Setup of zinc:
==> flow/design.v (excerpt) <==
module uSFFT #(
    parameter BITWIDTH = 8,
    parameter BINPUT = 2
) (
    input wire iClk,
    input wire iRstN,
    input wire loadW,
    input wire iClr,
    input wire iAReal0,
    input wire iAImg0,
    input wire iAReal1,
    input wire iAImg1,
    input wire iBReal0,
    input wire iBImg0,
    input wire iBReal1,
    input wire iBImg1,
    input wire [BITWIDTH-1:0] iwReal,
    input wire [BITWIDTH-1:0] iwImg,
    output wire oCReal0,
    output wire oCImg0,
    output wire oCReal1,
    output wire oCImg1,
    output wire oDReal0,
    output wire oDImg0,
    output wire oDReal1,
    output wire oDImg1
);
Size in the first run: about 4,100 cells after synthesis, ~34,000 um2 of cells after synthesis.
clock: 1.68 ns
lec_check: 0
abc_area: 1
cap_margin: 5
cell_pad_in_sites_detail_placement: 0
core_margin: 2
core_utilization: 72
cts_cluster_size: 44
gpl_routability_driven: 0
hold_slack_margin: 0.29
setup_slack_margin: -0.16
slew_margin: 20
tns_end_percent: 90
run.sh (not shown) runs the stock make flow with config.mk's settings and CLKGATE_MAP_FILE=.
From the logs: zinc reached the end of the flow and failed the layout checks with negative setup slack.
## Diff of input files: maple against zinc
==> flow/config.mk <==
export PLATFORM = sky130hd
export DESIGN_NAME = uSFFT
export DESIGN_NICKNAME = uSFFT
export VERILOG_FILES = /design/flow/design.v
export SDC_FILE = /design/flow/constraint.sdc
export NUM_CORES = 4
export LEC_CHECK = 0
export CAP_MARGIN = 20
export CORE_MARGIN = 2
export CORE_UTILIZATION = 72
export SLEW_MARGIN = 20
==> flow/constraint.sdc <==
create_clock -name core_clock -period 3.24 [get_ports {iClk}]
set_input_delay 0.6480 -clock core_clock [delete_from_list [all_inputs] [get_ports {iClk}]]
set_output_delay 0.6480 -clock core_clock [all_outputs]
set_load 0.01 [all_outputs]
[summary]
Between maple and zinc, number of tap cells inserted is lower for maple, zinc comes in above that.
Each of maple and zinc falls short of a clean finish.
Wire: maple routes less than zinc
Compared with zinc, in maple pin count of the biggest net entering global routing went up; final critical path time including I/O delays and setup went up; logic gate fraction of the total cell area went up; share of the yosys chip area belonging to registers went up.
Input-level comparison between ember and maple:
--- a/flow/config.mk
+++ b/flow/config.mk
@@ -6,6 +6,9 @@
 export NUM_CORES = 4
 export LEC_CHECK = 0
+export ABC_AREA = 1
 export CAP_MARGIN = 20
 export CORE_MARGIN = 2
 export CORE_UTILIZATION = 72
+export CTS_CLUSTER_SIZE = 98
+export SETUP_SLACK_MARGIN = -0.16
 export SLEW_MARGIN = 20
==> flow/constraint.sdc <==
create_clock -name core_clock -period 1.68 [get_ports {iClk}]
set_input_delay 0.3360 -clock core_clock [delete_from_list [all_inputs] [get_ports {iClk}]]
set_output_delay 0.3360 -clock core_clock [all_outputs]
set_load 0.01 [all_outputs]
[summary]
ember: complete, dirty (negative setup slack). The lower clock share of power of ember and maple is in ember. Looking only at count of clock-buffer cells in the layout, and setting everything else aside, the higher value of ember and maple goes to ember. The higher routed wire length of ember and maple is in ember. The count of unresolved DRC violations after routing of ember and that of maple are within noise of each other. First-iteration detailed-routing DRC count: ember vs maple up 874. ~same mux contribution to synthesized area in ember and maple. From maple to ember the numbers moved as follows: fill cell total of the finished layout lost 434, period utilization +38 points, area reported by Yosys stat picked up an extra about 4.5%. Required time of the critical path in ember vs maple: down 1620 ps. The initial standard-cell utilization of the core of ember falls short of that of maple by 0.24 points.
For juniper, these inputs were changed with respect to ember:
--- a/flow/config.mk
+++ b/flow/config.mk
@@ -9,6 +9,7 @@
 export CAP_MARGIN = 20
 export CORE_MARGIN = 2
-export CORE_UTILIZATION = 72
-export CTS_CLUSTER_SIZE = 98
+export CORE_UTILIZATION = 70
+export CTS_CLUSTER_DIAMETER = 397
+export CTS_CLUSTER_SIZE = 16
 export SETUP_SLACK_MARGIN = -0.16
 export SLEW_MARGIN = 20
### Flow results
The flow for juniper finished, though final verification flagged negative setup slack. Setup WNS ember -> juniper: better. juniper against ember: maximum achievable frequency increased by 2.7% relative to the old numbers, share of the cycle needed by the critical path after routing decreased by 3.5 points relative to the old numbers, core utilization decreased by 5.5 points relative to the old numbers. Lower width of the chip among juniper and ember: ember. In terms of non-clock buffer count, juniper and ember differ only marginally.

Starting RTL as in the previous note.
==> flow/config.mk <==
export PLATFORM = sky130hd
export DESIGN_NAME = uSFFT
export DESIGN_NICKNAME = uSFFT
export VERILOG_FILES = /design/flow/design.v
export SDC_FILE = /design/flow/constraint.sdc
export NUM_CORES = 4
export LEC_CHECK = 0
export ABC_AREA = 0
export CAP_MARGIN = 35
export CELL_PAD_IN_SITES_DETAIL_PLACEMENT = 1
export CORE_ASPECT_RATIO = 1.12
export CORE_MARGIN = 10
export CORE_UTILIZATION = 55
export CTS_CLUSTER_DIAMETER = 54
export CTS_CLUSTER_SIZE = 96
export GPL_ROUTABILITY_DRIVEN = 0
export GPL_TIMING_DRIVEN = 0
export MAX_ROUTING_LAYER = met4
export PLACE_DENSITY = 0.57
export SETUP_SLACK_MARGIN = -0.12
export SLEW_MARGIN = 20
export TNS_END_PERCENT = 90
==> flow/constraint.sdc <==
create_clock -name core_clock -period 4.18 [get_ports {iClk}]
set_input_delay 0.8360 -clock core_clock [delete_from_list [all_inputs] [get_ports {iClk}]]
set_output_delay 0.8360 -clock core_clock [all_outputs]
set_load 0.01 [all_outputs]
==> next run, changes <==
ABC_AREA = unset   (was 0)
CAP_MARGIN = 20   (was 35)
CELL_PAD_IN_SITES_DETAIL_PLACEMENT = unset   (was 1)
CORE_ASPECT_RATIO = unset   (was 1.12)
CORE_MARGIN = 2   (was 10)
CORE_UTILIZATION = 66   (was 55)
CTS_CLUSTER_DIAMETER = unset   (was 54)
CTS_CLUSTER_SIZE = unset   (was 96)
GPL_ROUTABILITY_DRIVEN = unset   (was 0)
GPL_TIMING_DRIVEN = unset   (was 0)
MAX_ROUTING_LAYER = unset   (was met4)
PLACE_DENSITY = unset   (was 0.57)
SETUP_SLACK_MARGIN = unset   (was -0.12)
TNS_END_PERCENT = unset   (was 90)
clock period = 2.08 ns   (was 4.18 ns; I/O delays follow)
Result: With this change the flow finished but fails on negative setup slack. Cell area climbs by roughly a tenth. Global-route usage rises by 3.6 points. Setup slack is worse by 1.5 ns. Wire length drops by about a fifth. Area after synthesis stays the same.
==> next run, changes <==
CORE_UTILIZATION = 55   (was 66)
CTS_CLUSTER_SIZE = 100   (was unset)
clock period = 3.36 ns   (was 2.08 ns; I/O delays follow)
=> The new run finished with timing, DRC and antenna clean; routed wire length shrinks by a little under a tenth; maximum frequency drops by roughly a tenth; utilization fell by 19 points; via count decreases by a few percent; clock skew is lower by 0.0037 ns; clock-buffer cell count went up by 4; total power fell by well over a third; worst hold slack degrades by 0.15 ns.
==> next run, changes <==
CORE_UTILIZATION = 65   (was 55)
CTS_CLUSTER_SIZE = 41   (was 100)
SETUP_SLACK_MARGIN = 0.79   (was unset)
clock period = 3.13 ns   (was 3.36 ns; I/O delays follow)
Result: Synthesized cell count is unchanged; sequential share of layout area falls by 0.48 points; core utilization rises by 13 points; total power rises by a little under a tenth.
==> next run, changes <==
ABC_AREA = 1   (was unset)
CORE_UTILIZATION = 69   (was 65)
CTS_CLUSTER_DIAMETER = 258   (was unset)
CTS_CLUSTER_SIZE = unset   (was 41)
PLACE_DENSITY = 0.37   (was unset)
SETUP_SLACK_MARGIN = unset   (was 0.79)
clock period = 1.51 ns   (was 3.13 ns; I/O delays follow)
Outcome: The changed run completed and failed the layout checks on negative setup slack. Flip-flop count is unchanged. Via count is higher by 50%. Setup slack got worse by 1.8 ns. Global-route usage is higher by 10 points. Combinational power is higher to 4.1 times its value. Count of clock-buffer cells in the layout is lower by 15. Total power is higher by 150%. Critical path depth is higher by 7.
==> next run, changes <==
ABC_AREA = unset   (was 1)
CORE_UTILIZATION = 72   (was 69)
CTS_CLUSTER_DIAMETER = unset   (was 258)
PLACE_DENSITY = 0.35   (was 0.37)
SETUP_SLACK_MARGIN = 0.68   (was unset)
clock period = 2.28 ns   (was 1.51 ns; I/O delays follow)
- The new run produced a layout that fails on negative setup slack
- worst setup slack gets better by 0.67 ns
- first-iteration DRC count is lower by about 43%
- synthesized area is lower by about 4.3%
- total power is lower by 40%
- clock skew is lower by 0.019 ns
- design area is lower by 10%
- die area is lower by about 8%
- core utilization is lower by 1.3 points

== job 101 ==
Starting RTL as in the previous note.
make LEC_CHECK=0 CAP_MARGIN=35 CELL_PAD_IN_SITES_GLOBAL_PLACEMENT=1 CORE_MARGIN=2 CORE_UTILIZATION=40 SETUP_SLACK_MARGIN=0.02 SLEW_MARGIN=20 finish   # period 4.0 ns
diff inputs: job 101 => job 102
# job 101
export LEC_CHECK = 0
export CAP_MARGIN = 35
export CELL_PAD_IN_SITES_GLOBAL_PLACEMENT = 1
export CORE_MARGIN = 2
export CORE_UTILIZATION = 40
export SETUP_SLACK_MARGIN = 0.02
export SLEW_MARGIN = 20
create_clock -name core_clock -period 4.0 [get_ports {iClk}]
# job 102
export LEC_CHECK = 0
export CAP_MARGIN = 20
export CORE_MARGIN = 2
export CORE_UTILIZATION = 72
export SETUP_SLACK_MARGIN = -0.16
export SLEW_MARGIN = 20
create_clock -name core_clock -period 2.28 [get_ports {iClk}]
### Flow results
- Ran to the end and failed final checks on setup timing: job 102.
- From job 102 to job 101, residual overflow from global routing did not move at all.
- Level count of the clock H-tree: job 102 < job 101
- Worst setup slack was lower in the run labelled job 102.
- Of job 101 and job 102, the run reporting the higher count of clock-buffer cells in the layout was job 101.

uSFFT again, from the RTL that the note above started with.
Settings: LEC_CHECK=0, ABC_AREA=1, CAP_MARGIN=5, CELL_PAD_IN_SITES_DETAIL_PLACEMENT=0, CORE_MARGIN=2, CORE_UTILIZATION=72, CTS_CLUSTER_SIZE=44, GPL_ROUTABILITY_DRIVEN=0, SLEW_MARGIN=20, TNS_END_PERCENT=90; clock period 1.68 ns.
The first run produced a layout that fails on negative setup slack.
==> next run, changes <==
Settings changed: ABC_AREA 1 to unset, CAP_MARGIN 5 to 35, CTS_CLUSTER_SIZE 44 to 41, GPL_ROUTABILITY_DRIVEN 0 to 1, PLACE_DENSITY set to 0.36.
Clock period 1.68 ns to 1.72 ns, I/O delays scaled along.
The changed run died in 5_1_grt on ODB-0269.
Synthesized cell count drops by 21%.
Die area drops by 4.2%.
Area after synthesis drops by 4.3%.
Power is estimated from default activity; no workload was simulated.
